==> flow/design.v <==
`timescale 1ns / 1ps
module LED_flow(
  input      i_clk,                     
  input      i_rst_n,                   
  input      pause,                     
  output reg [6:0] keyboard_val,        
  output reg [7:0] keyboard             
 );
reg [1:0] cnt2;                         
reg [3:0] flag;                         
reg [23:0] flag_time;                   
reg key_clk_sec;                        
reg key_clk_sec_d;
reg [1:0] cnt;                          
reg key_clk_d;
wire key_clk  = cnt[1];                 
wire sec_tick = key_clk_sec & ~key_clk_sec_d;
wire scan_tick = key_clk & ~key_clk_d;
always @ (posedge i_clk)
   begin
     if (i_rst_n) begin
         cnt <= 2'd0;
         cnt2 <= 2'd0;
         key_clk_sec <= 1'b0;
         key_clk_sec_d <= 1'b0;
         key_clk_d <= 1'b0;
     end else begin
         cnt <= cnt + 1'b1;
         cnt2 <= (cnt2 + 1'b1) % 2'd3;
         if(cnt2 < 2'd1)
             key_clk_sec <= 1'b1;
         else
             key_clk_sec <= 1'b0;
         key_clk_sec_d <= key_clk_sec;
         key_clk_d <= key_clk;
     end
   end
always @ (posedge i_clk)
  begin
    if (i_rst_n)
        flag_time <= 24'b0;
    else if(sec_tick && !pause)
        flag_time <= (flag_time + 1'b1) % 24'd8640000;
  end
always @ (posedge i_clk)
  if (i_rst_n) begin
    flag <= 4'd0;
    keyboard <= 8'b1111_1111;
    keyboard_val <= 7'b1111111;
  end else if (scan_tick)
  begin
    flag <= (flag + 1'b1) % 4'd8;
    case(flag)
       4'h0:begin
                keyboard <= 8'b0111_1111;    
                case((flag_time / 19'd360000) / 4'd10)
                4'd0:keyboard_val <= 7'b0000001;
                4'd1:keyboard_val <= 7'b1001111;
                4'd2:keyboard_val <= 7'b0010010;
                4'd3:keyboard_val <= 7'b0000110;
                4'd4:keyboard_val <= 7'b1001100;
                4'd5:keyboard_val <= 7'b0100100;
                4'd6:keyboard_val <= 7'b0100000;
                4'd7:keyboard_val <= 7'b0001111;
                4'd8:keyboard_val <= 7'b0000000;
                4'd9:keyboard_val <= 7'b0001100;
                endcase
            end
       4'h1:begin
                keyboard <= 8'b1011_1111;    
                case((flag_time / 19'd360000) % 4'd10)
                4'd0:keyboard_val <= 7'b0000001;
                4'd1:keyboard_val <= 7'b1001111;
                4'd2:keyboard_val <= 7'b0010010;
                4'd3:keyboard_val <= 7'b0000110;
                4'd4:keyboard_val <= 7'b1001100;
                4'd5:keyboard_val <= 7'b0100100;
                4'd6:keyboard_val <= 7'b0100000;
                4'd7:keyboard_val <= 7'b0001111;
                4'd8:keyboard_val <= 7'b0000000;
                4'd9:keyboard_val <= 7'b0001100;
                endcase
            end
       4'h2:begin
                keyboard <= 8'b1101_1111;    
                case(((flag_time / 13'd6000) % 6'd60) / 4'd10)
                4'd0:keyboard_val <= 7'b0000001;
                4'd1:keyboard_val <= 7'b1001111;
                4'd2:keyboard_val <= 7'b0010010;
                4'd3:keyboard_val <= 7'b0000110;
                4'd4:keyboard_val <= 7'b1001100;
                4'd5:keyboard_val <= 7'b0100100;
                4'd6:keyboard_val <= 7'b0100000;
                4'd7:keyboard_val <= 7'b0001111;
                4'd8:keyboard_val <= 7'b0000000;
                4'd9:keyboard_val <= 7'b0001100;
                endcase
            end
       4'h3:begin
                keyboard <= 8'b1110_1111;    
                case(((flag_time / 13'd6000) % 6'd60) % 4'd10)
                4'd0:keyboard_val <= 7'b0000001;
                4'd1:keyboard_val <= 7'b1001111;
                4'd2:keyboard_val <= 7'b0010010;
                4'd3:keyboard_val <= 7'b0000110;
                4'd4:keyboard_val <= 7'b1001100;
                4'd5:keyboard_val <= 7'b0100100;
                4'd6:keyboard_val <= 7'b0100000;
                4'd7:keyboard_val <= 7'b0001111;
                4'd8:keyboard_val <= 7'b0000000;
                4'd9:keyboard_val <= 7'b0001100;
                endcase
            end
       4'h4:begin
                keyboard <= 8'b1111_0111;    
                case(((flag_time / 7'd100) % 6'd60) / 4'd10)
                4'd0:keyboard_val <= 7'b0000001;
                4'd1:keyboard_val <= 7'b1001111;
                4'd2:keyboard_val <= 7'b0010010;
                4'd3:keyboard_val <= 7'b0000110;
                4'd4:keyboard_val <= 7'b1001100;
                4'd5:keyboard_val <= 7'b0100100;
                4'd6:keyboard_val <= 7'b0100000;
                4'd7:keyboard_val <= 7'b0001111;
                4'd8:keyboard_val <= 7'b0000000;
                4'd9:keyboard_val <= 7'b0001100;
                endcase
            end
       4'h5:begin
                keyboard <= 8'b1111_1011;    
                case(((flag_time / 7'd100) % 6'd60) % 4'd10)
                4'd0:keyboard_val <= 7'b0000001;
                4'd1:keyboard_val <= 7'b1001111;
                4'd2:keyboard_val <= 7'b0010010;
                4'd3:keyboard_val <= 7'b0000110;
                4'd4:keyboard_val <= 7'b1001100;
                4'd5:keyboard_val <= 7'b0100100;
                4'd6:keyboard_val <= 7'b0100000;
                4'd7:keyboard_val <= 7'b0001111;
                4'd8:keyboard_val <= 7'b0000000;
                4'd9:keyboard_val <= 7'b0001100;
                endcase
            end
       4'h6:begin
                keyboard <= 8'b1111_1101;    
                case((flag_time % 7'd100)/4'd10)
                4'd0:keyboard_val <= 7'b0000001;
                4'd1:keyboard_val <= 7'b1001111;
                4'd2:keyboard_val <= 7'b0010010;
                4'd3:keyboard_val <= 7'b0000110;
                4'd4:keyboard_val <= 7'b1001100;
                4'd5:keyboard_val <= 7'b0100100;
                4'd6:keyboard_val <= 7'b0100000;
                4'd7:keyboard_val <= 7'b0001111;
                4'd8:keyboard_val <= 7'b0000000;
                4'd9:keyboard_val <= 7'b0001100;
                endcase
            end
       4'h7:begin
                keyboard <= 8'b1111_1110;    
                case(flag_time % 4'd10)
                4'd0:keyboard_val <= 7'b0000001;
                4'd1:keyboard_val <= 7'b1001111;
                4'd2:keyboard_val <= 7'b0010010;
                4'd3:keyboard_val <= 7'b0000110;
                4'd4:keyboard_val <= 7'b1001100;
                4'd5:keyboard_val <= 7'b0100100;
                4'd6:keyboard_val <= 7'b0100000;
                4'd7:keyboard_val <= 7'b0001111;
                4'd8:keyboard_val <= 7'b0000000;
                4'd9:keyboard_val <= 7'b0001100;
                endcase
            end
    endcase
  end
endmodule
clock: 11.7 ns
lec_check: 0
abc_area: 0
cap_margin: 20
core_margin: 2
core_utilization: 72
place_density: 0.35
setup_slack_margin: 2.05
slew_margin: 20
run.sh (not shown) runs the stock make flow with config.mk's settings and CLKGATE_MAP_FILE=.
The starting point did not get past detailed placement (3_5_place_dp), error DPL-0038.
==> next run, changes <==
Settings changed: ABC_AREA 0 to not set, CORE_UTILIZATION 72 to 40, PLACE_DENSITY 0.35 to 0.6, SETUP_SLACK_MARGIN 2.05 to not set.
Clock period 11.7 ns to 24.3 ns, I/O delays scaled along.
What happened: Now the flow finished with timing, DRC and antenna clean; area after synthesis stays the same; synthesized cell count stays the same; die size went up by well over a third.
==> next run, changes <==
Settings changed: CORE_UTILIZATION 40 to 56, PLACE_DENSITY 0.6 to not set, SETUP_SLACK_MARGIN set to 3.9.
Clock period 24.3 ns to 13.5 ns, I/O delays scaled along.
With this change the flow completed, yet does not pass: negative setup slack; worst setup slack got worse by 11000 ps; maximum frequency climbs slightly; wire length goes up by well over a third; via count went up by well over a third.
==> next run, changes <==
Settings changed: CORE_UTILIZATION 56 to 65, PLACE_DENSITY set to 0.6, SETUP_SLACK_MARGIN 3.9 to 3.7, TNS_END_PERCENT set to 5.
Now the flow aborted during global routing (5_1_grt), error GRT-0116.
Synthesized area stays the same.
Die area shrinks by about 14%.
Synthesized cell count stays the same.

========
run 1:
RTL: the design.v shown in full above, as it stands there.
==> flow/config.mk <==
export PLATFORM = sky130hd
export DESIGN_NAME = LED_flow
export DESIGN_NICKNAME = LED_flow
export VERILOG_FILES = /design/flow/design.v
export SDC_FILE = /design/flow/constraint.sdc
export NUM_CORES = 4
export LEC_CHECK = 0
export ABC_AREA = 0
export CAP_MARGIN = 15
export CORE_MARGIN = 3
export CORE_UTILIZATION = 61
export CTS_CLUSTER_SIZE = 21
export GPL_ROUTABILITY_DRIVEN = 0
export HOLD_SLACK_MARGIN = 0.07
export MIN_ROUTING_LAYER = met2
export PLACE_DENSITY_LB_ADDON = 0.08
export SETUP_SLACK_MARGIN = 5.0
export SLEW_MARGIN = 15
export TNS_END_PERCENT = 60
==> flow/constraint.sdc <==
create_clock -name core_clock -period 19.8 [get_ports {i_clk}]
set_input_delay 3.9600 -clock core_clock [delete_from_list [all_inputs] [get_ports {i_clk}]]
set_output_delay 3.9600 -clock core_clock [all_outputs]
set_load 0.01 [all_outputs]
Run 1: GRT-0232 in 5_1_grt -> run aborted
Changes in run 2 relative to run 1:
Settings: PLACE_DENSITY_LB_ADDON no longer set, was 0.08; SETUP_SLACK_MARGIN no longer set, was 5.0; CORE_UTILIZATION now 64, was 61; TNS_END_PERCENT no longer set, was 60; HOLD_SLACK_MARGIN no longer set, was 0.07; CAP_MARGIN now 20, was 15; CTS_CLUSTER_SIZE no longer set, was 21; GPL_ROUTABILITY_DRIVEN no longer set, was 0; CORE_MARGIN now 2, was 3; SLEW_MARGIN now 20, was 15; ABC_AREA no longer set, was 0; MIN_ROUTING_LAYER no longer set, was met2; the clock period (ns, I/O delays scaled along) now 13.5, was 19.8.
Notes after the runs:
Run 2 failed in 4_1_cts with DPL-0033. Run 2 against run 1: initial core utilization has increased; worst setup slack before clock tree synthesis has decreased. Sum of net half-perimeters after detailed placement for run 2: 33% up relative to run 1. NOTE post-detailed-placement cell area run 1->run 2 increased by more than a quarter.
Edits applied to the flow inputs when going from run 2 to run 3:
Settings: PLACE_DENSITY newly set to 0.6; CORE_UTILIZATION changed from 64 to 40; the clock period (ns, I/O delays scaled along) changed from 13.5 to 25.0.
Delta (run 3 minus run 2): area of the core region shows an increase of about 60%, count of placed standard cells including taps shows a reduction of 16%, synthesized cell count shows no meaningful change, average cell area after synthesis shows no meaningful change, synthesized area shows no meaningful change. Compared with run 2, in run 3 floorplan die height increased by about 26% relative to the old numbers, number of I/O port buffers closely matched the old numbers, die size increased by about 60% relative to the old numbers. Run 3 ends up with lower core utilization at floorplan than run 2 does. Run 3 has completed all stages; timing, DRC and antenna checks passed. Going from run 2 to run 3, final weighted congestion in routability-driven placement went down 11%, area of placed instances went down about 27%.
> inputs changed (run 3 -> run 4)
Settings: MIN_ROUTING_LAYER newly set to met2; CORE_MARGIN changed from 2 to 3; CELL_PAD_IN_SITES_DETAIL_PLACEMENT newly set to 2; CORE_UTILIZATION changed from 40 to 42; TNS_END_PERCENT newly set to 95; MAX_ROUTING_LAYER newly set to met4; ABC_AREA newly set to 1; CELL_PAD_IN_SITES_GLOBAL_PLACEMENT newly set to 2; PLACE_DENSITY removed (was 0.6); CTS_CLUSTER_DIAMETER newly set to 61; SETUP_SLACK_MARGIN newly set to 0.28.
Notes after the runs:
[compare] base=run 3 new=run 4: count of different cell masters after synthesis moved down, core utilization at floorplan moved up.
Flow for run 4 halted at 3_5_place_dp, error code DPL-0033.
Summary of run 4 over run 3: total number of placement rows shows a reduction of 2, share of synthesized area spent on multiplexers went down.
Die width is lower on run 4
Setup changes, run 4 to run 5
Settings: CORE_ASPECT_RATIO: unset -> 1.96; MIN_ROUTING_LAYER: met2 -> unset; CTS_CLUSTER_SIZE: unset -> 98; CELL_PAD_IN_SITES_DETAIL_PLACEMENT: 2 -> unset; CORE_MARGIN: 3 -> 2; CTS_CLUSTER_DIAMETER: 61 -> unset; ABC_AREA: 1 -> unset; MAX_ROUTING_LAYER: met4 -> unset; TNS_END_PERCENT: 95 -> unset; CORE_UTILIZATION: 42 -> 33; SETUP_SLACK_MARGIN: 0.28 -> unset.
Findings:
- NOTE number of nets at floorplan run 4->run 5 decreased by more than 10%
- Summary: with run 4 as the reference, synthesized area in run 5 moved down slightly.
- The number of storage elements in the synthesis netlist was comparable across run 5 and run 4.
- Placement row count, run 5 and run 4: higher on run 5
- Die footprint for run 5: about 24% up relative to run 4
- Run 4 | ERROR | 3_5_place_dp
- Run 5 reached the end of the flow, and the finished layout is clean on the timing, DRC and antenna checks.
--- input diff run 5..run 6 ---
Settings: TNS_END_PERCENT newly set to 10; GPL_ROUTABILITY_DRIVEN newly set to 0; CTS_CLUSTER_DIAMETER newly set to 252; PLACE_DENSITY_LB_ADDON newly set to 0.1; ABC_AREA newly set to 1.
Notes after the runs:
- Summary of run 5 and run 6: one run falls short of a clean finish, namely run 6.
- Finished, but not clean: run 6, with setup timing.
- Looking only at time the worst path needs with I/O delays and setup, and setting everything else aside, the higher value of run 5 and run 6 goes to run 6.
- Between run 5 and run 6, combinational gate area decreased.
- Run 5 → run 6: die height went up by 0.31%; global-route usage lower.
- Min met3 track demand over resource in global routing across run 5 and run 6: run 5

========
## build 85
// LED_flow: RTL as listed in full above, without the edits since
export LEC_CHECK = 0
export ABC_AREA = 0
export CAP_MARGIN = 20
export CORE_MARGIN = 3
export CORE_UTILIZATION = 68
export CTS_CLUSTER_SIZE = 25
export HOLD_SLACK_MARGIN = 0.29
export SETUP_SLACK_MARGIN = -1.54
export SLEW_MARGIN = 15
create_clock -name core_clock -period 17.5 [get_ports {i_clk}]
Run status, build 85: aborted in 5_1_grt, error GRT-0116
Edits applied to the flow inputs when going from build 85 to build 5:
- swapping 25 for 98 in CTS_CLUSTER_SIZE
- clearing ABC_AREA, which used to be 0
- swapping 15 for 20 in SLEW_MARGIN
- clearing HOLD_SLACK_MARGIN, which used to be 0.29
- swapping 3 for 2 in CORE_MARGIN
- putting PLACE_DENSITY at 0.6 where nothing was set
- putting CTS_CLUSTER_DIAMETER at 242 where nothing was set
- clearing SETUP_SLACK_MARGIN, which used to be -1.54
- swapping 17.5 for 25.0 in the clock period (ns, I/O delays scaled along)
- Build 5 finished every step from synthesis to the final layout, and the layout passed the timing, DRC and antenna checks.
- Across both runs, number of buffers added for setup after CTS was lower for build 5 than for build 85.
- Re xor-xnor portion of the synthesized cell area: no difference whatsoever between build 85 and build 5.
- When build 5 is set beside build 85, its worst slack at placement turns out to be 2.97 ns larger.
- On post-synth design cell area, build 85 and build 5 are neck and neck.
- The count of instances resized after the clock tree is built in build 5 sits 128 below the value recorded for build 85.
- Re die area: build 85 and build 5 aren't equal, and the lower value belongs to build 5.
- Build 5 against build 85: number of placed cells counting well taps decreased 1,017; core utilization at floorplan fell by 1.0 points.
- Re floorplan die height: build 85 was higher than build 5.
Changes in build 16 relative to build 5:
- putting CELL_PAD_IN_SITES_DETAIL_PLACEMENT at 1 where nothing was set
- clearing PLACE_DENSITY, which used to be 0.6
- putting PLACE_DENSITY_LB_ADDON at 0.04 where nothing was set
- putting CELL_PAD_IN_SITES_GLOBAL_PLACEMENT at 2 where nothing was set
- swapping 242 for 252 in CTS_CLUSTER_DIAMETER
- putting CORE_ASPECT_RATIO at 0.5 where nothing was set
- swapping 68 for 17 in CORE_UTILIZATION
- putting TNS_END_PERCENT at 10 where nothing was set
Findings:
No run among build 16 and build 5 stopped early or left any final violation; all are clean.
Diff build 5 -> build 16: met3 global-route usage decreased by 4.2 points relative to the old numbers, wire length on met2 rose by about 45%.
Diff build 16 and build 5: die height lower in build 5
Going from build 5 to build 16, tally of clock buffers in the finished layout went down; final hold slack went down; clock latency on the worst-skew pair went up; worst setup slack went up.

========
Setup of job 7610:
RTL: the design.v shown in full above, as it stands there.
clock: 19.8 ns
lec_check: 0
abc_area: 1
cap_margin: 15
core_margin: 3
core_utilization: 61
cts_cluster_size: 89
gpl_routability_driven: 0
hold_slack_margin: 0.07
min_routing_layer: met2
place_density_lb_addon: 0.1
setup_slack_margin: 5.0
slew_margin: 15
tns_end_percent: 60
Job 7610 | ERROR | global routing
--- input diff job 7610..job 8680 ---
Settings: a deleted PLACE_DENSITY_LB_ADDON that had been 0.1; a change of CORE_MARGIN from 3 to 2; an added PLACE_DENSITY of 0.6; a change of SLEW_MARGIN from 15 to 20; a deleted GPL_ROUTABILITY_DRIVEN that had been 0; a deleted MIN_ROUTING_LAYER that had been met2; a deleted HOLD_SLACK_MARGIN that had been 0.07; a deleted TNS_END_PERCENT that had been 60; a change of CAP_MARGIN from 15 to 20; a deleted SETUP_SLACK_MARGIN that had been 5.0; a deleted CTS_CLUSTER_SIZE that had been 89; a change of CORE_UTILIZATION from 61 to 70; a change of the clock period (ns, I/O delays scaled along) from 19.8 to 11.6.
--- outcome ---
- As the logs show, job 8680 stopped at detailed placement after a tool error, so it never reached the end of the flow.
- Between job 7610 and job 8680, the proportion of register bits with asynchronous set or reset after synthesis figures differ only marginally.
- Reported for job 8680 and job 7610, synthesized cell count turned out identical to the last digit.
- Yosys-reported design area after synthesis delta (job 7610 -> job 8680): insignificant
- Looking only at horizontal die dimension, and setting everything else aside, the lower value of job 8680 and job 7610 goes to job 8680.
- Going from job 7610 to job 8680, the starting utilization of the core area was found to have gone up by 8.5 points.
- Reported for job 8680 and job 7610, yosys cell count turned out identical to the last digit.
- In job 8680, overall die height is lower than in job 7610.
- Diff job 8680..job 7610 | fraction of synthesized area in multiplexers | unchanged
- Against job 7610, job 8680 comes in about 14% lower on total die area.
The inputs of job 1044 differ from those of job 8680 as listed below.
Settings: swapping 70 for 28 in CORE_UTILIZATION; clearing ABC_AREA, which used to be 1; swapping 11.6 for 24.3 in the clock period (ns, I/O delays scaled along).
--- outcome ---
Every stage of the flow completed for job 1044, and the final layout passed the timing, DRC and antenna checks. Relative to job 8680, synthesized instance count has gone down in job 1044. Job 1044 vs job 8680 — area of the die climbed by more than 100%. Synthesis area per yosys for job 1044: 0.62% down relative to job 8680. Compared with job 8680, job 1044 shows synthesized area divided by synthesized cell count higher by about 17%.
> inputs changed (job 1044 -> job 9653)
Settings: setting CTS_CLUSTER_SIZE to 96 for the first time; changing CORE_UTILIZATION from 28 to 72; setting ABC_AREA to 1 for the first time; changing the clock period (ns, I/O delays scaled along) from 24.3 to 32.8.
Results
Changes observed in job 9653 relative to job 1044: post-cts gate resize count +3, non-filler instance count after layout has increased, transition time at the pin with the least slew margin picked up an extra 0.021 ns, area figure in the yosys stat output rose by 160 um^2, total iterations of the first detailed-routing run higher. Setup slack (higher): job 1044. Taking job 9653 as 1.0, job 1044 lands at 0.27 on total stage count of the critical path. Ran to the end and failed final checks on negative setup slack: job 9653. A main logic family after synthesis of simple AND/OR/NAND/NOR gates is what job 9653 shows, while AND-OR/OR-AND gates belongs to job 1044. [compare] base=job 1044 new=job 9653: placement row count shrank by 38%; routed wire length on met3 grew by 70%. Run comparison: job 1044 critical path endpoint keyboard_val[6]; job 9653 critical path endpoint keyboard_val[2].
--- input diff job 9653..job 4868 ---
Settings: TNS_END_PERCENT newly set to 5; CTS_CLUSTER_SIZE removed (was 96); PLACE_DENSITY_LB_ADDON newly set to 0.2; PLACE_DENSITY removed (was 0.6); the clock period (ns, I/O delays scaled along) changed from 32.8 to 19.4.
Results
Among job 9653 and job 4868, the run that stopped before the end is job 4868, and it is the only one. The final report for job 9653 shows a completed flow and a layout that fails verification, specifically negative setup slack. Cell area after synthesis: job 4868 vs job 9653, no meaningful difference. Changes observed in job 4868 relative to job 9653: area figure in the yosys stat output roughly the same, post-synthesis area per instance now sits at about the same level. From job 4868 to job 9653, net count after synthesis did not move at all. Job 4868 against job 9653: post-place instance area now larger; placement row count roughly the same. Against job 9653 as the reference, job 4868 delivers a higher number of cells in the design after placement. Final RePlAce weighted congestion in job 4868 vs job 9653: up about 1.5%. Summary of job 4868 over job 9653: setup slack after placement down 13.55 ns; detailed placement HPWL up 37000 um.
Here is what was changed in the inputs of job 6951 compared with job 4868.
Settings: removing TNS_END_PERCENT (formerly 5); setting PLACE_DENSITY to 0.6 for the first time; removing PLACE_DENSITY_LB_ADDON (formerly 0.2); changing CORE_UTILIZATION from 72 to 69; changing the clock period (ns, I/O delays scaled along) from 19.4 to 36.1.
Findings:
In summary, job 6951 completed successfully, with a layout that passed the timing, DRC and antenna checks. Seen in the log of job 4868: DPL-0038 during clock tree synthesis, after which the run never completed. Job 4868 -> job 6951: number of core rows increased slightly. In the reports for job 4868 and job 6951, the larger HPWL after detailed placement belongs to job 4868. Sort job 4868 and job 6951 by die boundary height asc -> top: job 4868. Job 6951 vs. job 4868: die area went up by 0.0016 mm^2. Job 6951 vs. job 4868: synthesized area flat, mean instance size in the synthesized netlist saw little to no change, number of placed instances with taps included -1045, count of port buffers added during placement closely matched the old numbers, summed standard-cell area reported by yosys saw little to no change. Job 6951 ends up with a core utilization before placement that is 2.4 points lower than in job 4868. Taking job 4868 as the reference point, the placer congestion estimate of job 6951 falls by 3.8%.
